==> flow/constraint.sdc <==
create_clock -name core_clock -period 1.88 [get_ports {clk}]
set_input_delay 0.3760 -clock core_clock [delete_from_list [all_inputs] [get_ports {clk}]]
set_output_delay 0.3760 -clock core_clock [all_outputs]
set_load 0.01 [all_outputs]
==> flow/config.mk <==
export PLATFORM = sky130hd
export DESIGN_NAME = ALU_ft
export DESIGN_NICKNAME = ALU_ft
export VERILOG_FILES = /design/flow/design.v
export SDC_FILE = /design/flow/constraint.sdc
export NUM_CORES = 4
export LEC_CHECK = 0
export CAP_MARGIN = 15
export CORE_MARGIN = 2
export CORE_UTILIZATION = 70
export CTS_CLUSTER_SIZE = 37
export HOLD_SLACK_MARGIN = -0.05
export SETUP_SLACK_MARGIN = 0.24
export SLEW_MARGIN = 30
==> flow/run.sh <==
#!/bin/bash
# the make line also repeats each setting of config.mk as NAME=value (left out here)
make -C /OpenROAD-flow-scripts/flow DESIGN_CONFIG=/design/flow/config.mk WORK_HOME=/design/flow/orfs CLKGATE_MAP_FILE= finish
==> flow/design.v <==
module ALU(
    input [31:0] A, B,
    input [2:0] ALUControl,
    output Carry, OverFlow, Zero, Negative,
    output [31:0] Result
);
    wire [31:0] B_inv;
    wire [32:0] Sum_result;
    wire is_sub;
    assign is_sub = (ALUControl == 3'b001);
    assign B_inv = is_sub ? ~B : B;
    assign Sum_result = A + B_inv + is_sub;
    reg [31:0] Result_reg;
    reg Cout_reg, OverFlow_reg;
    always @(*) begin
        Result_reg = 32'h0;
        Cout_reg = 1'b0;
        OverFlow_reg = 1'b0;
        case (ALUControl)
            3'b000: begin  
                Result_reg = Sum_result[31:0];
                Cout_reg = Sum_result[32];
                OverFlow_reg = (A[31] == B[31]) && (Result_reg[31] != A[31]);
            end
            3'b001: begin  
                Result_reg = Sum_result[31:0];
                Cout_reg = Sum_result[32];
                OverFlow_reg = (A[31] != B[31]) && (Result_reg[31] != A[31]);
            end
            3'b010: Result_reg = A & B;    
            3'b011: Result_reg = A | B;    
            3'b100: Result_reg = A ^ B;    
            3'b101: Result_reg = ($signed(A) < $signed(B)) ? 32'b1 : 32'b0;  
            3'b110: Result_reg = A << B[4:0];  
            3'b111: Result_reg = A >> B[4:0];  
            default: Result_reg = 32'h0;
        endcase
    end
    assign Result   = Result_reg;
    assign Zero     = (Result_reg == 32'b0);
    assign Negative = Result_reg[31];
    assign Carry    = Cout_reg;
    assign OverFlow = OverFlow_reg;
endmodule
`timescale 1ns / 1ps
module ALU_ft (
    input              clk,
    input              rst,
    input      [31:0]  A,
    input      [31:0]  B,
    input      [2:0]   ALUControl,
    output reg [31:0]  Result,
    output reg         Zero,
    output reg         Carry,
    output reg         OverFlow,
    output reg         Negative,
    output reg         fault_detected_out
);
    wire [31:0] alu_res;
    wire alu_z, alu_c, alu_v, alu_n;
    ALU u_alu (
        .A(A),
        .B(B),
        .ALUControl(ALUControl),
        .Result(alu_res),
        .Zero(alu_z),
        .Carry(alu_c),
        .OverFlow(alu_v),
        .Negative(alu_n)
    );
    reg [31:0] res_t1;
    reg [31:0] res_t2;
    localparam STAGE1 = 2'b00;
    localparam STAGE2 = 2'b01;
    localparam STAGE3 = 2'b10;
    reg [1:0] state;
    always @(posedge clk or negedge rst) begin
        if (!rst) begin
            state              <= STAGE1;
            fault_detected_out <= 1'b0;
            res_t1             <= 32'b0;
            res_t2             <= 32'b0;
            Result             <= 32'b0;
            Zero               <= 1'b0;
            Carry              <= 1'b0;
            OverFlow           <= 1'b0;
            Negative           <= 1'b0;
        end
        else begin
            case (state)
                STAGE1: begin
                    res_t1 <= alu_res;           
                    fault_detected_out <= 1'b0;
                    state <= STAGE2;
                end
                STAGE2: begin
                    res_t2 <= alu_res;           
                    if (res_t2 == res_t1) begin
                        Result   <= alu_res;
                        Zero     <= alu_z;
                        Carry    <= alu_c;
                        OverFlow <= alu_v;
                        Negative <= alu_n;
                        state    <= STAGE1;
                    end
                    else begin
                        fault_detected_out <= 1'b1;
                        state <= STAGE3;
                    end
                end
                STAGE3: begin
                    Result   <= alu_res;
                    Zero     <= alu_z;
                    Carry    <= alu_c;
                    OverFlow <= alu_v;
                    Negative <= alu_n;
                    state <= STAGE1;
                end
            endcase
        end
    end
endmodule
==> impl_metrics.json, run 1 <==
{
  "fp_nets": 1743,
  "synth-seq-cells": 103,
  "netlist_instances": 1545,
  "fp.dieH_um": 141,
  "ff_type": "dfrtp_1",
  "io_pins": 106,
  "synth-edff-count": 0,
  "synthTopLogicFamily": "AND-OR/OR-AND gates",
  "top_cells_by_count": "nor2_1, a21oi_1, ha_1",
  "synth_seq_share": 0.195,
  "synth_top_area_share": 0.193,
  "ys_cells": 1545,
  "ys_types": 89,
  "lastStage": "4_1_cts",
  "stop_error": "[ERROR DPL-0038] Utilization greater than 100%, impossible to legalize",
  "fp_util": 0.711,
  "dp_slack_ns": -3.06,
  "place_area_sq_um": 17800,
  "yosysWarnings": 2,
  "ys_area_sq_um": 13200,
  "top_area_cell": "dfrtp_1",
  "ys_sh_adder": 0.123,
  "top_cell": "nor2_1",
  "rows": 50,
  "synth-compound-area-share": 0.226,
  "syn_avg_cell_area_sq_um": 8.55,
  "status": "aborted with a tool error",
  "dieArea_sq_um": 20000,
  "async_flop_share": 1.00,
  "synth.cell_area_sq_um": 13200,
  "area_leaders": "dfrtp_1, ha_1, mux4_2",
  "place_hpwl_mm": 53.6,
  "io_buffers": 105,
  "synth-xor-area-share": 0.0564,
  "ys_sh_simple": 0.143,
  "die_w_um": 141,
  "coreArea_sq_um": 18600,
  "gp_congestion": 1.33,
  "muxShareOfSynthArea": 0.192
}
==> through the flow <==
step	std cells	TNS [ns]
2_1_floorplan	1545	-158.48
3_3_place_gp	2233	-185.20
3_5_place_dp	2233	-207.00
==> inputs of run 2 (changes only) <==
- CAP_MARGIN: 15 -> 5
- CORE_UTILIZATION: 70 -> 71
- CTS_CLUSTER_DIAMETER: default -> 213
- CTS_CLUSTER_SIZE: 37 -> 33
- HOLD_SLACK_MARGIN: -0.05 -> default
- PLACE_DENSITY: default -> 0.65
- SETUP_SLACK_MARGIN: 0.24 -> default
- clock period: 1.88 -> 4.85 ns (I/O delays scaled with it)
==> run 2 against run 1 <==
  * The run fails in 5_1_grt
  * Die area down 1.4%
  * Synthesized area unchanged
  * Synthesized cell count is the same
==> impl_metrics.json, run 2 <==
{
  "ys_sh_adder": 0.123,
  "ctsHtreeMaxLevel": 3,
  "ys_cells": 1545,
  "gp_congestion": 1.46,
  "place_hpwl_mm": 41.1,
  "ff_type": "dfrtp_1",
  "synth_seq_share": 0.195,
  "coreArea_sq_um": 18100,
  "fp_util": 0.730,
  "io_pins": 106,
  "ys_sh_simple": 0.143,
  "synth.cell_area_sq_um": 13200,
  "cts_root_buf": "clkbuf_16",
  "clk_path_buf_depth": 2,
  "fp.dieH_um": 140,
  "async_flop_share": 1.00,
  "rows": 49,
  "fp_nets": 1743,
  "synthTopLogicFamily": "AND-OR/OR-AND gates",
  "dieArea_sq_um": 19700,
  "synth-edff-count": 0,
  "die_w_um": 140,
  "top_cell": "nor2_1",
  "gr-total-overflow": 3,
  "cts_sinks": 103,
  "lastStage": "5_1_grt",
  "area_leaders": "dfrtp_1, ha_1, mux4_2",
  "io_buffers": 105,
  "syn_avg_cell_area_sq_um": 8.55,
  "ys_types": 89,
  "netlist_instances": 1545,
  "synth-compound-area-share": 0.226,
  "yosysWarnings": 2,
  "synth-seq-cells": 103,
  "stop_error": "[ERROR GRT-0116] Global routing finished with congestion. Check the congestion regions in the DRC Viewer.",
  "muxShareOfSynthArea": 0.192,
  "ys_area_sq_um": 13200,
  "grt_usage": 0.670,
  "status": "aborted with a tool error",
  "cts_buffers": 9,
  "top_area_cell": "dfrtp_1",
  "top_cells_by_count": "nor2_1, a21oi_1, ha_1",
  "synth_top_area_share": 0.193,
  "synth-xor-area-share": 0.0564,
  "place_area_sq_um": 16000
}
-- run 2: timing repair --
action	4_1_cts
hold buffers	0
pin swaps	11
resized	16
gates cloned	2
endpoints found under the setup margin	4
buffers inserted	3
-- run 2: metrics by stage --
step / util / std cells / setup slack, ns / power, mW
2_1_floorplan: - / 1545 / -0.553 / 1.76
3_5_place_dp: 0.886 / 2014 / -0.622 / 2.47
3_3_place_gp: 0.886 / 2014 / -0.469 / 2.41
4_1_cts: 0.910 / 2035 / -0.0418 / 3.25
-- run 2: metal layers --
metal / GRT overflow / GRT usage
met5: 0 / 0.236
met4: 3 / 0.585
met3: 0 / 0.472
met2: 0 / 0.872
met1: 0 / 0.698
==> inputs of run 3 (changes only) <==
- ABC_AREA: default -> 1
- CAP_MARGIN: 5 -> 30
- CELL_PAD_IN_SITES_DETAIL_PLACEMENT: default -> 1
- CELL_PAD_IN_SITES_GLOBAL_PLACEMENT: default -> 3
- CORE_ASPECT_RATIO: default -> 0.5
- CORE_UTILIZATION: 71 -> 37
- CTS_CLUSTER_DIAMETER: 213 -> 332
- CTS_CLUSTER_SIZE: 33 -> 89
- GPL_ROUTABILITY_DRIVEN: default -> 0
- PLACE_DENSITY: 0.65 -> default
- PLACE_DENSITY_LB_ADDON: default -> 0.07
- TNS_END_PERCENT: default -> 15
- clock period: 4.85 -> 6.0 ns (I/O delays scaled with it)
==> run 3 against run 2 <==
  * The run now finishes clean
  * Die area grew 83%
  * Synthesized area shrank 3.6%
  * Synthesized cell count grew 31%
==> impl_metrics.json, run 3 <==
{
  "status": "finished clean",
  "drtAntennaViolNets": 0,
  "nFillCells": 4446,
  "synth_top_area_share": 0.201,
  "hold_start": "state[1]",
  "die_w_um": 266,
  "drt_iter0_markers": 1067,
  "synth-compound-area-share": 0.109,
  "fin_worst_skew_ns": 0.00696,
  "critPathRequiredTime_ns": 6.29,
  "top_cells_by_count": "nand2_1, nand3_1, inv_1",
  "powerSeq_mw": 0.694,
  "cpMostUsedCell": "nand3_1",
  "worst-path-buf-inv": 6,
  "netlist_instances": 2019,
  "clk_path_buf_depth": 2,
  "syn_avg_cell_area_sq_um": 6.30,
  "synthTopLogicFamily": "simple AND/OR/NAND/NOR gates",
  "grt_pass1_vias": 13900,
  "vias_per_cell": 5.62,
  "antenna_found_initial": 1,
  "vias": 14100,
  "ys_cells": 2019,
  "worstReg2RegStart": "res_t1[15]",
  "synth_seq_share": 0.203,
  "drt_first_pass_iters": 5,
  "cts_tree": "done",
  "ys_sh_adder": 0.127,
  "setup_viol": 0,
  "place_hpwl_mm": 44.5,
  "area_leaders": "dfrtp_1, nand3_1, nand2_1",
  "clkPwrFrac": 0.278,
  "fp.dieH_um": 135,
  "switching_share": 0.411,
  "muxShareOfSynthArea": 0.000787,
  "clk_latency_ns": 0.35,
  "maxSlewHeadroom": 0.399,
  "power_switching_mw": 0.978,
  "cp-endpoint": "Zero",
  "slowest_stage": "clkdlybuf4s50_1",
  "ff_type": "dfrtp_1",
  "finalHoldViolations": 0,
  "min_to": "state[0]",
  "ys_types": 53,
  "dieArea_sq_um": 36000,
  "drc": 0,
  "comb_power_mw": 1.02,
  "gr-total-overflow": 0,
  "slowest_delay_ns": 0.60,
  "critical_path_arrival_ns": 5.18,
  "ctsHtreeMaxLevel": 3,
  "cts_hold_buf": 0,
  "top_cell": "nand2_1",
  "timing.fmax_mhz": 204,
  "tightest_slew_ns": 0.899,
  "crit_start": "ALUControl[2]",
  "critPathKind": "input port to register",
  "p_total_mw": 2.38,
  "synth-seq-cells": 103,
  "seqPwrFrac": 0.292,
  "io_buffers": 105,
  "cts_root_buf": "clkbuf_16",
  "grt_pass1_wl_mm": 83.5,
  "cp-start-kind": "input port",
  "io_pins": 106,
  "ys_area_sq_um": 12700,
  "synth-edff-count": 0,
  "grt_max_degree": 79,
  "routed_wl_mm": 55.0,
  "powerClk_mw": 0.662,
  "fp_nets": 2217,
  "end_kind": "register",
  "pwr-share-comb": 0.430,
  "maxCapViolations": 0,
  "synth-xor-area-share": 0.0474,
  "cts_sinks": 103,
  "min_period_ns": 4.90,
  "crit_cells": 22,
  "async_flop_share": 1.00,
  "nNetsFinal": 2261,
  "ff2ff_setup_slack_ns": 3.42,
  "fp_util": 0.380,
  "p_leak_nw": 7.23,
  "post_drt_wl_per_cell_um": 21.9,
  "cts_buffers": 9,
  "coreArea_sq_um": 33500,
  "yosysWarnings": 2,
  "post-cts-setup-buffers": 0,
  "r2r_cells": 12,
  "rows": 47,
  "min_path_cells": 2,
  "final_cell_area_sq_um": 14300,
  "rr_endpoint": "Result[16]",
  "top_area_cell": "dfrtp_1",
  "tns_ns": 0,
  "p_int_mw": 1.40,
  "ir_drop_v": 0.000110,
  "ys_sh_simple": 0.411,
  "ff_latch_area_sq_um": 2580,
  "power.density_nw_per_um2": 166,
  "maxPowerGroup": "combinational logic",
  "synth.cell_area_sq_um": 12700,
  "crit_chain": "clkdlybuf4s50_1, inv_2, nand3_2, buf_4, xor2_1, inv_1, fa_1, inv_1, nand3_1, nand3_1, nand3_1, nand3_1, nand2_1, nand3_1, nand3_1, nand2_1, inv_1, nor2_1, nand3_1, nor2_1, nand2_1, nand2_1",
  "fin_crit_sh": 0.816,
  "diodes": 0,
  "area_growth_pct": 12.6,
  "crit_fanout": 26,
  "crit_family": "simple AND/OR/NAND/NOR gates",
  "rsz0062_at_grt": "false",
  "place_area_sq_um": 14000,
  "grt_usage": 0.307,
  "warning_count": 92,
  "clkTransAtPathRegs_ns": 0.07,
  "cts_resized": 0,
  "hp-class": "register to register",
  "logic_area_sq_um": 8850,
  "slew_viol_final": 0
}
run 3: final cells by class:
cell class,instances,area share
tap,441,0.0385
sequential,103,0.180
timing repair buffer,123,0.0819
inverter,220,0.0580
clock buffer,11,0.0162
multi-input combinational,1606,0.618
clock inverter,5,0.00742
run 3: per-stage QoR:
| step | hold slack [ns] | instances | utilization | setup slack (ns) |
|---|---|---|---|---|
| finish | 0.460 | 2509 | 0.428 | 1.10 |
| global route | 0.500 | 2509 | 0.428 | 0.848 |
| CTS | 0.464 | 2509 | 0.428 | 1.17 |
| detailed placement | 0.448 | 2493 | 0.418 | 0.807 |
| global placement | 0.439 | 2493 | 0.418 | 0.874 |
| floorplan | 0.422 | 2019 | - | 2.34 |
run 3: layer usage:
layer / up-vias / part of all wire / global-route usage
met2: 382 / 0.43 / 0.479
met4: 0 / 0.013 / 0.0506
met5: - / 0 / 0
met3: 37 / 0.064 / 0.0290
li1: 6754 / - / -
met1: 6932 / 0.49 / 0.462
==> inputs of run 4 (changes only) <==
- ABC_AREA: 1 -> default
- CELL_PAD_IN_SITES_DETAIL_PLACEMENT: 1 -> default
- CELL_PAD_IN_SITES_GLOBAL_PLACEMENT: 3 -> 0
- CORE_ASPECT_RATIO: 0.5 -> default
- CORE_UTILIZATION: 37 -> 70
- CTS_CLUSTER_DIAMETER: 332 -> 29
- CTS_CLUSTER_SIZE: 89 -> default
- GPL_ROUTABILITY_DRIVEN: 0 -> default
- HOLD_SLACK_MARGIN: default -> -0.09
- MAX_ROUTING_LAYER: default -> met4
- PLACE_DENSITY: default -> 0.65
- PLACE_DENSITY_LB_ADDON: 0.07 -> default
- SETUP_SLACK_MARGIN: default -> 0.68
- TNS_END_PERCENT: 15 -> default
- clock period: 6.0 -> 5.02 ns (I/O delays scaled with it)
==> run 4 against run 3 <==
  * The flow now stops in 5_1_grt
  * Die area is 44% lower
  * Synthesized area is 3.8% higher
  * Synthesized cell count is 23% lower
==> impl_metrics.json, run 4 <==
{
  "rows": 50,
  "top_cell": "nor2_1",
  "area_leaders": "dfrtp_1, ha_1, mux4_2",
  "gr-total-overflow": 29,
  "gp_congestion": 1.39,
  "cts_hold_buf": 0,
  "grt_usage": 0.794,
  "fp_util": 0.711,
  "synthTopLogicFamily": "AND-OR/OR-AND gates",
  "stop_error": "[ERROR GRT-0232] Routing congestion too high. Check the congestion heatmap in the GUI.",
  "ctsHtreeMaxLevel": 3,
  "cts_sinks": 103,
  "clk_path_buf_depth": 2,
  "place_area_sq_um": 16100,
  "ff_type": "dfrtp_1",
  "ys_types": 89,
  "syn_avg_cell_area_sq_um": 8.55,
  "coreArea_sq_um": 18600,
  "ys_sh_adder": 0.123,
  "io_buffers": 105,
  "fp.dieH_um": 141,
  "synth.cell_area_sq_um": 13200,
  "cts_buffers": 9,
  "yosysWarnings": 2,
  "muxShareOfSynthArea": 0.192,
  "lastStage": "5_1_grt",
  "fp_nets": 1743,
  "ys_area_sq_um": 13200,
  "netlist_instances": 1545,
  "cts_root_buf": "clkbuf_16",
  "top_cells_by_count": "nor2_1, a21oi_1, ha_1",
  "ys_sh_simple": 0.143,
  "io_pins": 106,
  "status": "aborted with a tool error",
  "place_hpwl_mm": 41.9,
  "synth_top_area_share": 0.193,
  "die_w_um": 141,
  "dieArea_sq_um": 20000,
  "synth_seq_share": 0.195,
  "placedCellCount": 2010,
  "ys_cells": 1545,
  "synth-xor-area-share": 0.0564,
  "synth-edff-count": 0,
  "top_area_cell": "dfrtp_1",
  "synth-compound-area-share": 0.226,
  "async_flop_share": 1.00,
  "synth-seq-cells": 103
}
-- run 4: per-layer routing --
| metal | global-route usage | GRT overflow |
|---|---|---|
| met5 | - | - |
| met4 | 0.719 | 10 |
| met3 | 0.646 | 0 |
| met2 | 0.932 | 19 |
| met1 | 0.803 | 0 |
-- run 4: per-stage QoR --
stage | setup WS, ns | utilization | TNS (ns) | power [mW]
after detailed placement | -0.602 | 0.864 | -0.926 | 2.43
after CTS | 0.0955 | 0.891 | 0 | 3.20
after global placement | -0.380 | 0.864 | -0.380 | 2.37
after floorplan | -0.414 | - | -0.414 | 1.72
-- run 4: what timing repair did --
action / 4_1_cts
gates cloned: 1
endpoints found under the setup margin: 39
setup buffers: 10
pin swaps: 24
resized: 29
==> inputs of run 5 (changes only) <==
- CELL_PAD_IN_SITES_GLOBAL_PLACEMENT: 0 -> default
- CORE_UTILIZATION: 70 -> 27
- CTS_CLUSTER_DIAMETER: 29 -> default
- HOLD_SLACK_MARGIN: -0.09 -> default
- MAX_ROUTING_LAYER: met4 -> default
- PLACE_DENSITY: 0.65 -> default
- SETUP_SLACK_MARGIN: 0.68 -> default
- clock period: 5.02 -> 7.83 ns (I/O delays scaled with it)
==> run 5 against run 4 <==
  * The run now finishes clean
  * Synthesized cell count unchanged
  * Synthesized area stayed put
  * Die area increased to 2.5 times the previous value
==> impl_metrics.json, run 5 <==
{
  "nNetsFinal": 1794,
  "p_total_mw": 1.87,
  "crit_chain": "clkdlybuf4s50_1, buf_4, or2_1, nor2_4, xnor2_1, ha_1, a21oi_1, o21ai_0, a2111o_1, a221o_1, a41o_1, xor2_1, o21a_1, or4_1, or4_1, nor4b_2, a41o_1",
  "min_path_cells": 2,
  "p_int_mw": 1.11,
  "critPathRequiredTime_ns": 8.11,
  "post_drt_wl_per_cell_um": 26.0,
  "power_switching_mw": 0.763,
  "diodes": 0,
  "io_pins": 106,
  "grt_usage": 0.223,
  "r2r_cells": 11,
  "finalHoldViolations": 0,
  "powerClk_mw": 0.447,
  "crit_cells": 17,
  "ys_cells": 1545,
  "grt_pass1_wl_mm": 84.5,
  "fin_hold_ws_ns": 0.496,
  "drt_iter0_markers": 1576,
  "critical_path_arrival_ns": 6.89,
  "ys_sh_adder": 0.123,
  "ys_types": 89,
  "ff_type": "dfrtp_1",
  "ys_sh_simple": 0.143,
  "cts_buffers": 9,
  "area_growth_pct": 15.3,
  "min_period_ns": 6.61,
  "post-cts-setup-buffers": 0,
  "cts_root_buf": "clkbuf_16",
  "synth_seq_share": 0.195,
  "status": "finished clean",
  "fp_nets": 1743,
  "fin_crit_sh": 0.845,
  "io_buffers": 105,
  "slowest_delay_ns": 0.66,
  "crit_start": "ALUControl[2]",
  "cts_sinks": 103,
  "dieArea_sq_um": 50700,
  "maxPowerGroup": "combinational logic",
  "powerSeq_mw": 0.535,
  "cts_tree": "done",
  "drt_first_pass_iters": 6,
  "die_w_um": 225,
  "hp-class": "register to register",
  "vias": 13000,
  "worst-path-buf-inv": 2,
  "fp.dieH_um": 225,
  "timing.fmax_mhz": 151,
  "routed_wl_mm": 57.7,
  "maxSlewHeadroom": 0.360,
  "power.density_nw_per_um2": 123,
  "async_flop_share": 1.00,
  "top_area_cell": "dfrtp_1",
  "nFillCells": 5127,
  "coreArea_sq_um": 48600,
  "warning_count": 91,
  "netlist_instances": 1545,
  "fin_worst_skew_ns": 0.00807,
  "worstReg2RegStart": "res_t1[27]",
  "synth-edff-count": 0,
  "synth.cell_area_sq_um": 13200,
  "clkTransAtPathRegs_ns": 0.07,
  "cts_resized": 0,
  "tightest_slew_ns": 0.960,
  "synth_top_area_share": 0.193,
  "crit_family": "simple AND/OR/NAND/NOR gates",
  "seqPwrFrac": 0.286,
  "ctsHtreeMaxLevel": 3,
  "end_kind": "register",
  "clkPwrFrac": 0.239,
  "hold_start": "state[1]",
  "synthTopLogicFamily": "AND-OR/OR-AND gates",
  "maxCapViolations": 0,
  "min_to": "state[0]",
  "clk_path_buf_depth": 2,
  "cts_hold_buf": 0,
  "slowest_stage": "nor2_4",
  "place_hpwl_mm": 44.4,
  "cp-start-kind": "input port",
  "top_cell": "nor2_1",
  "grt_pass1_vias": 12500,
  "p_leak_nw": 6.40,
  "vias_per_cell": 5.84,
  "ff2ff_setup_slack_ns": 4.93,
  "drtAntennaViolNets": 0,
  "ys_area_sq_um": 13200,
  "rows": 81,
  "grt_max_degree": 83,
  "setup_viol": 0,
  "synth-xor-area-share": 0.0564,
  "synth-seq-cells": 103,
  "switching_share": 0.408,
  "rsz0062_at_grt": "false",
  "synth-compound-area-share": 0.226,
  "rr_endpoint": "Zero",
  "cp-endpoint": "Zero",
  "area_leaders": "dfrtp_1, ha_1, mux4_2",
  "yosysWarnings": 2,
  "tns_ns": 0,
  "muxShareOfSynthArea": 0.192,
  "antenna_found_initial": 0,
  "fp_util": 0.271,
  "gp_congestion": 1.03,
  "slew_viol_final": 0,
  "top_cells_by_count": "nor2_1, a21oi_1, ha_1",
  "critPathKind": "input port to register",
  "gr-total-overflow": 0,
  "ir_drop_v": 0.000107,
  "clk_latency_ns": 0.34,
  "syn_avg_cell_area_sq_um": 8.55,
  "crit_fanout": 22,
  "pwr-share-comb": 0.475,
  "comb_power_mw": 0.888,
  "drc": 0
}
run 5: area by class of cell:
cell class                 count  area (sq um)  area share
clock buffer                  10           229      0.0150
clock inverter                 6          72.6     0.00477
inverter                      94           353      0.0232
multi-input combinational   1237          9820       0.645
sequential                   103          2590       0.170
tap                          622           778      0.0511
timing repair buffer         151          1380      0.0907
run 5: metrics by stage:
step	utilization	setup slack, ns	cell area (sq um)	cells
after CTS	0.313	1.27	15200	2223
after floorplan	-	1.08	13200	1545
final	0.313	1.22	15200	2223
after global placement	0.306	0.966	14900	2207
after detailed placement	0.307	0.935	14900	2207
after global routing	0.313	1.01	15200	2223
run 5: metal layers:
| layer | track usage | part of all wire | up-vias |
|---|---|---|---|
| met1 | 0.308 | 0.43 | 6388 |
| li1 | - | - | 5808 |
| met3 | 0.0312 | 0.077 | 96 |
| met2 | 0.357 | 0.46 | 685 |
| met5 | 0 | 0 | - |
| met4 | 0.0720 | 0.035 | 0 |
==> inputs of run 6 (changes only) <==
- ABC_AREA: default -> 1
- CORE_MARGIN: 2 -> 10
- CORE_UTILIZATION: 27 -> 70
- CTS_CLUSTER_SIZE: default -> 72
- GPL_TIMING_DRIVEN: default -> 1
- HOLD_SLACK_MARGIN: default -> 0.03
- MAX_ROUTING_LAYER: default -> met4
- PLACE_DENSITY_LB_ADDON: default -> 0.0
- SETUP_SLACK_MARGIN: default -> 0.31
- clock period: 7.83 -> 8.0 ns (I/O delays scaled with it)
==> run 6 against run 5 <==
  * Still clean
  * Final cell count increased by 3.1%
  * Register-to-register slack improved by 0.43 ns
  * Synthesized cell count increased by 31%
  * Die area decreased by 53%
  * Design area decreased by 8.1%
  * Flip-flop count unchanged
  * Critical endpoint is now Result[28]
  * Sequential share of layout area increased by 1.4 points
==> impl_metrics.json, run 6 <==
{
  "maxPowerGroup": "combinational logic",
  "synth-compound-area-share": 0.109,
  "comb_power_mw": 0.738,
  "synth_top_area_share": 0.201,
  "fin_crit_sh": 0.644,
  "rr_endpoint": "Result[18]",
  "fin_hold_ws_ns": 0.455,
  "ir_drop_v": 0.000193,
  "ys_sh_simple": 0.411,
  "place_hpwl_mm": 36.7,
  "cts_root_buf": "clkbuf_16",
  "worst-path-buf-inv": 5,
  "post-cts-setup-buffers": 0,
  "clkTransAtPathRegs_ns": 0.07,
  "muxShareOfSynthArea": 0.000787,
  "ys_types": 53,
  "drt_iter0_markers": 2676,
  "tns_ns": 0,
  "pwr-share-comb": 0.437,
  "end_kind": "register",
  "clk_latency_ns": 0.35,
  "cts_sinks": 103,
  "critPathRequiredTime_ns": 8.24,
  "vias": 15100,
  "grt_pass1_wl_mm": 74.4,
  "top_cell": "nand2_1",
  "ys_area_sq_um": 12700,
  "power.density_nw_per_um2": 121,
  "top_cells_by_count": "nand2_1, nand3_1, inv_1",
  "setup_viol": 0,
  "cp-start-kind": "input port",
  "grt_usage": 0.398,
  "area_growth_pct": 9.92,
  "fp_nets": 2217,
  "r2r_cells": 11,
  "area_leaders": "dfrtp_1, nand3_1, nand2_1",
  "grt_max_degree": 90,
  "grt_pass1_vias": 14100,
  "warning_count": 91,
  "seqPwrFrac": 0.308,
  "clkPwrFrac": 0.255,
  "fp_util": 0.711,
  "crit_chain": "clkdlybuf4s50_1, buf_4, o21ai_2, inv_1, fa_1, inv_1, nand3_1, nand3_1, nand2_1, nand3_1, nand3_1, nand2_1, xor2_1, nand2_1, nand2_1, inv_1, o21ai_0",
  "io_pins": 106,
  "dieArea_sq_um": 24000,
  "clk_path_buf_depth": 2,
  "fp.dieH_um": 155,
  "finalHoldViolations": 0,
  "syn_avg_cell_area_sq_um": 6.30,
  "nNetsFinal": 2256,
  "fin_worst_skew_ns": 0.00908,
  "rows": 49,
  "ys_cells": 2019,
  "yosysWarnings": 2,
  "slowest_delay_ns": 0.93,
  "async_flop_share": 1.00,
  "cts_hold_buf": 0,
  "cts_tree": "done",
  "min_to": "state[0]",
  "hp-class": "register to register",
  "worstReg2RegStart": "res_t1[8]",
  "p_leak_nw": 7.20,
  "post_drt_wl_per_cell_um": 21.3,
  "hold_start": "state[1]",
  "vias_per_cell": 6.60,
  "coreArea_sq_um": 17900,
  "rsz0062_at_grt": "false",
  "crit_start": "B[0]",
  "gr-total-overflow": 0,
  "synth-seq-cells": 103,
  "synth_seq_share": 0.203,
  "min_path_cells": 2,
  "status": "finished clean",
  "cp-endpoint": "Result[28]",
  "diodes": 0,
  "drc": 0,
  "crit_fanout": 22,
  "powerSeq_mw": 0.520,
  "critical_path_arrival_ns": 5.39,
  "slowest_stage": "clkdlybuf4s50_1",
  "switching_share": 0.420,
  "ctsHtreeMaxLevel": 3,
  "timing.fmax_mhz": 194,
  "ff2ff_setup_slack_ns": 5.36,
  "cts_buffers": 9,
  "antenna_found_initial": 0,
  "synth-xor-area-share": 0.0474,
  "maxCapViolations": 0,
  "io_buffers": 105,
  "crit_cells": 17,
  "powerClk_mw": 0.431,
  "maxSlewHeadroom": 0.344,
  "synth.cell_area_sq_um": 12700,
  "cts_resized": 0,
  "synth-edff-count": 0,
  "min_period_ns": 5.15,
  "drt_first_pass_iters": 12,
  "tightest_slew_ns": 0.981,
  "synthTopLogicFamily": "simple AND/OR/NAND/NOR gates",
  "critPathKind": "input port to register",
  "ff_type": "dfrtp_1",
  "top_area_cell": "dfrtp_1",
  "slew_viol_final": 0,
  "ys_sh_adder": 0.127,
  "drtAntennaViolNets": 0,
  "power_switching_mw": 0.709,
  "routed_wl_mm": 48.9,
  "netlist_instances": 2019,
  "p_int_mw": 0.981,
  "crit_family": "buffers and inverters",
  "die_w_um": 155,
  "gp_congestion": 1.13
}
-- run 6: layout make-up --
class,count,area [sq um]
flip-flops and latches,103,2580
repair buffers,118,1140
clock buffers,12,267
fillers,1394,3920
clock inverters,4,27.5
well taps,229,287
multi-input cells,1606,8850
inverters,220,831
-- run 6: metrics by stage --
step / instances / instance area [sq um] / util / setup WS [ns] / total power [mW]
2_1_floorplan: 2019 / 12700 / - / 3.94 / 0.998
3_3_place_gp: 2276 / 13700 / 0.764 / 2.75 / 1.21
3_5_place_dp: 2276 / 13700 / 0.764 / 2.70 / 1.22
4_1_cts: 2292 / 14000 / 0.781 / 3.01 / 1.65
5_1_grt: 2292 / 14000 / 0.781 / 2.60 / 1.75
6_report: 2292 / 14000 / 0.781 / 2.85 / 1.69
-- run 6: per-layer routing --
layer	track usage	wire, um
met4	0.291	4330
met1	0.451	16700
met3	0.0843	6320
met2	0.615	21500
met5	-	0
==> inputs of run 7 (changes only) <==
- ABC_AREA: 1 -> default
- CORE_MARGIN: 10 -> 2
- CORE_UTILIZATION: 70 -> 40
- CTS_CLUSTER_SIZE: 72 -> default
- GPL_TIMING_DRIVEN: 1 -> default
- HOLD_SLACK_MARGIN: 0.03 -> default
- MAX_ROUTING_LAYER: met4 -> default
- PLACE_DENSITY_LB_ADDON: 0.0 -> default
- SETUP_SLACK_MARGIN: 0.31 -> default
- clock period: 8.0 -> 6.28 ns (I/O delays scaled with it)
==> run 7 against run 6 <==
  * Still clean on timing, DRC and antenna
  * Flip-flop count stayed put
  * Synthesized cell count is 23% lower
  * Worst hold slack better by 0.028 ns
  * Register-to-register slack worse by 2.1 ns
  * Non-clock buffer count is 75 higher
  * Design area is 9.7% higher
  * Sequential share of layout area is 1.6 points lower
  * Combinational power is 57% higher
  * Global-route usage is 5.0 points lower
  * Wire length is 23% higher
  * Via count is 12% lower
  * Critical path type unchanged
  * Largest cell class unchanged
==> impl_metrics.json, run 7 <==
{
  "crit_chain": "clkdlybuf4s50_1, or2_1, nor2_4, buf_12, xnor2_1, ha_1, buf_4, a211oi_1, o21ai_0, nor3_1, o211ai_1, a31oi_1, xor2_1, a21boi_0, or4_1, or4_1, nor4b_2, a41o_1",
  "ys_sh_adder": 0.123,
  "met1_length_mm": 25.8,
  "ys_types": 89,
  "top_area_cell": "dfrtp_1",
  "routed.top_layer": "met4",
  "synthTopLogicFamily": "AND-OR/OR-AND gates",
  "fin_worst_skew_ns": 0.0113,
  "grt_usage": 0.348,
  "diodes": 0,
  "rows": 66,
  "hold_start": "state[1]",
  "setup_slack_ns": 0.600,
  "antenna_found_initial": 0,
  "p_leak_nw": 6.61,
  "die_w_um": 186,
  "drt_iter0_markers": 1647,
  "drtAntennaViolNets": 0,
  "io_buffers": 105,
  "powerClk_mw": 0.565,
  "setup_viol": 0,
  "yosysWarnings": 2,
  "async_flop_share": 1.00,
  "clk_latency_ns": 0.35,
  "min_path_cells": 2,
  "maxCapViolations": 0,
  "synth-edff-count": 0,
  "synth.cell_area_sq_um": 13200,
  "area_growth_pct": 16.1,
  "clk_path_buf_depth": 2,
  "tightest_slew_ns": 1.04,
  "syn_avg_cell_area_sq_um": 8.55,
  "ys_area_sq_um": 13200,
  "grt_pass1_wl_mm": 87.5,
  "critPathKind": "input port to register",
  "ff_type": "dfrtp_1",
  "grt_pass1_vias": 12700,
  "power.density_nw_per_um2": 156,
  "drt_first_pass_iters": 6,
  "vias": 13400,
  "crit_family": "simple AND/OR/NAND/NOR gates",
  "dr_wl_met3_mm": 5.23,
  "cts_sinks": 103,
  "fp_nets": 1743,
  "slowest_delay_ns": 0.50,
  "cts_root_buf": "clkbuf_16",
  "synth_top_area_share": 0.193,
  "fin_hold_ws_ns": 0.483,
  "rsz0062_at_grt": "false",
  "final_cell_area_sq_um": 15300,
  "tns_ns": 0,
  "hp-class": "register to register",
  "r2r_cells": 11,
  "coreArea_sq_um": 32500,
  "maxSlewHeadroom": 0.301,
  "fp_util": 0.406,
  "netlist_instances": 1545,
  "end_kind": "register",
  "power_switching_mw": 1.01,
  "place_area_sq_um": 15000,
  "seqPwrFrac": 0.279,
  "gr-total-overflow": 0,
  "slowest_stage": "or4_1",
  "area_leaders": "dfrtp_1, ha_1, mux4_2",
  "cts_tree": "done",
  "crit_fanout": 24,
  "min_to": "state[0]",
  "cp-start-kind": "input port",
  "synth_seq_share": 0.195,
  "cts_resized": 0,
  "worst-path-buf-inv": 3,
  "ctsHtreeMaxLevel": 3,
  "clkTransAtPathRegs_ns": 0.08,
  "top_cells_by_count": "nor2_1, a21oi_1, ha_1",
  "min_period_ns": 5.68,
  "fp.dieH_um": 186,
  "cts_hold_buf": 0,
  "ys_cells": 1545,
  "crit_cells": 18,
  "synth-compound-area-share": 0.226,
  "ir_drop_v": 0.000142,
  "post_drt_wl_per_cell_um": 28.8,
  "finalHoldViolations": 0,
  "timing.fmax_mhz": 176,
  "dieArea_sq_um": 34500,
  "warning_count": 91,
  "worstReg2RegStart": "res_t1[25]",
  "synth-seq-cells": 103,
  "critical_path_arrival_ns": 5.96,
  "p_int_mw": 1.38,
  "maxPowerGroup": "combinational logic",
  "rr_endpoint": "Zero",
  "status": "finished clean",
  "nNetsFinal": 1836,
  "critPathRequiredTime_ns": 6.56,
  "vias_per_cell": 6.41,
  "place_hpwl_mm": 46.6,
  "comb_power_mw": 1.16,
  "cp-endpoint": "Zero",
  "synth-xor-area-share": 0.0564,
  "crit_start": "ALUControl[1]",
  "routed_wl_mm": 59.9,
  "cpMostUsedCell": "or4_1",
  "ff2ff_setup_slack_ns": 3.30,
  "switching_share": 0.424,
  "top_cell": "nor2_1",
  "post-cts-setup-buffers": 0,
  "io_pins": 106,
  "powerSeq_mw": 0.666,
  "slew_viol_final": 0,
  "muxShareOfSynthArea": 0.192,
  "drc": 0,
  "ys_sh_simple": 0.143,
  "gp_congestion": 1.04,
  "clkPwrFrac": 0.237,
  "grt_max_degree": 87,
  "pwr-share-comb": 0.484,
  "fin_crit_sh": 0.904,
  "dp_slack_ns": 0.332,
  "cts_buffers": 9,
  "wl_met2_mm": 26.2
}
[run 7: area by class of cell]
cell class / instances / area, sq um
sequential: 103 / 2580
clock buffer: 9 / 225
multi-input combinational: 1237 / 9810
inverter: 94 / 353
timing repair buffer: 193 / 1730
clock inverter: 7 / 78.8
fill: 3260 / 17200
tap: 442 / 553
[run 7: through the flow]
step,cells,utilization,total power [mW]
finish,2085,0.471,2.39
global route,2085,0.471,2.50
CTS,2085,0.471,2.37
detailed placement,2069,0.462,1.80
global placement,2069,0.462,1.80
floorplan,1545,-,1.35
[run 7: routing by layer]
layer | GRT usage | vias to the layer above
li1 | - | 5894
met5 | 0 | -
met2 | 0.538 | 784
met3 | 0.0552 | 141
met1 | 0.495 | 6544
met4 | 0.117 | 0
==> inputs of run 8 (changes only) <==
- CORE_UTILIZATION: 40 -> 65
- SETUP_SLACK_MARGIN: default -> 0.64
- clock period: 6.28 -> 2.74 ns (I/O delays scaled with it)
==> run 8 against run 7 <==
  * The run now fails in 5_1_grt
  * Die area decreased by 38%
  * Synthesized cell count unchanged
  * Synthesized area unchanged
==> impl_metrics.json, run 8 <==
{
  "stop_error": "[ERROR GRT-0116] Global routing finished with congestion. Check the congestion regions in the DRC Viewer.",
  "synth.cell_area_sq_um": 13200,
  "status": "aborted with a tool error",
  "rows": 52,
  "synth_top_area_share": 0.193,
  "die_w_um": 147,
  "place_hpwl_mm": 46.9,
  "netlist_instances": 1545,
  "cts_hold_buf": 0,
  "top_area_cell": "dfrtp_1",
  "fp_nets": 1743,
  "fp_util": 0.657,
  "synth_seq_share": 0.195,
  "ys_cells": 1545,
  "cts_root_buf": "clkbuf_16",
  "io_pins": 106,
  "cts_buffers": 9,
  "synth-seq-cells": 103,
  "coreArea_sq_um": 20100,
  "cts_sinks": 103,
  "async_flop_share": 1.00,
  "io_buffers": 105,
  "dieArea_sq_um": 21500,
  "top_cell": "nor2_1",
  "ys_area_sq_um": 13200,
  "syn_avg_cell_area_sq_um": 8.55,
  "ys_sh_adder": 0.123,
  "gp_congestion": 1.27,
  "yosysWarnings": 2,
  "top_cells_by_count": "nor2_1, a21oi_1, ha_1",
  "muxShareOfSynthArea": 0.192,
  "lastStage": "5_1_grt",
  "fp.dieH_um": 147,
  "gr-total-overflow": 202,
  "synth-xor-area-share": 0.0564,
  "synth-edff-count": 0,
  "ctsHtreeMaxLevel": 3,
  "ys_types": 89,
  "ys_sh_simple": 0.143,
  "area_leaders": "dfrtp_1, ha_1, mux4_2",
  "synth-compound-area-share": 0.226,
  "synthTopLogicFamily": "AND-OR/OR-AND gates",
  "ff_type": "dfrtp_1",
  "grt_usage": 0.822,
  "clk_path_buf_depth": 2
}
run 8: metrics by stage:
step           setup WS (ns)  utilization  hold slack [ns]  instance area [sq um]  instances
2_1_floorplan          -2.23            -            0.252                  13600       1545
3_3_place_gp           -2.21        0.884            0.453                  17800       2256
4_1_cts                -1.71        0.952            0.214                  19100       2300
3_5_place_dp           -2.31        0.884            0.495                  17800       2256
run 8: metal layers:
metal | track usage | overflow
met1 | 0.825 | 12
met2 | 0.973 | 102
met3 | 0.701 | 7
met4 | 0.806 | 81
met5 | 0.309 | 0
run 8: timing repair:
| item | CTS |
|---|---|
| setup buffers | 28 |
| endpoints found under the setup margin | 99 |
| hold endpoints to repair | 0 |
| gates resized | 218 |
| pin swaps | 52 |
==> inputs of run 9 (changes only) <==
- CELL_PAD_IN_SITES_GLOBAL_PLACEMENT: default -> 0
- CORE_UTILIZATION: 65 -> 72
- MAX_ROUTING_LAYER: default -> met4
- PLACE_DENSITY_LB_ADDON: default -> 0.24
- SETUP_SLACK_MARGIN: 0.64 -> default
- clock period: 2.74 -> 3.98 ns (I/O delays scaled with it)
==> run 9 against run 8 <==
  * The run fails in 4_1_cts
  * Synthesized area stayed put
  * Synthesized cell count stayed put
  * Die area is 9.5% lower
==> impl_metrics.json, run 9 <==
{
  "status": "aborted with a tool error",
  "lastStage": "4_1_cts",
  "stop_error": "[ERROR DPL-0038] Utilization greater than 100%, impossible to legalize",
  "ff_type": "dfrtp_1",
  "ys_sh_adder": 0.123,
  "ys_types": 89,
  "synthTopLogicFamily": "AND-OR/OR-AND gates",
  "gp_congestion": 1.42,
  "fp_util": 0.735,
  "dieArea_sq_um": 19400,
  "synth_seq_share": 0.195,
  "fp.dieH_um": 139,
  "fp_nets": 1743,
  "top_cells_by_count": "nor2_1, a21oi_1, ha_1",
  "ys_area_sq_um": 13200,
  "syn_avg_cell_area_sq_um": 8.55,
  "place_area_sq_um": 17200,
  "ys_sh_simple": 0.143,
  "muxShareOfSynthArea": 0.192,
  "synth-edff-count": 0,
  "die_w_um": 139,
  "io_pins": 106,
  "ys_cells": 1545,
  "synth-xor-area-share": 0.0564,
  "async_flop_share": 1.00,
  "synth_top_area_share": 0.193,
  "yosysWarnings": 2,
  "place_hpwl_mm": 54.8,
  "rows": 49,
  "coreArea_sq_um": 18000,
  "synth.cell_area_sq_um": 13200,
  "area_leaders": "dfrtp_1, ha_1, mux4_2",
  "synth-compound-area-share": 0.226,
  "io_buffers": 105,
  "synth-seq-cells": 103,
  "netlist_instances": 1545,
  "top_area_cell": "dfrtp_1",
  "top_cell": "nor2_1"
}
-- run 9: stage by stage --
step / TNS (ns) / utilization / hold slack (ns) / cells / setup WS [ns]
after detailed placement: -49.75 / 0.959 / 0.495 / 2164 / -1.55
after global placement: -26.84 / 0.959 / 0.456 / 2164 / -1.15
after floorplan: -8.45 / - / 0.401 / 1545 / -1.25
Power is estimated from default activity; no workload was simulated.
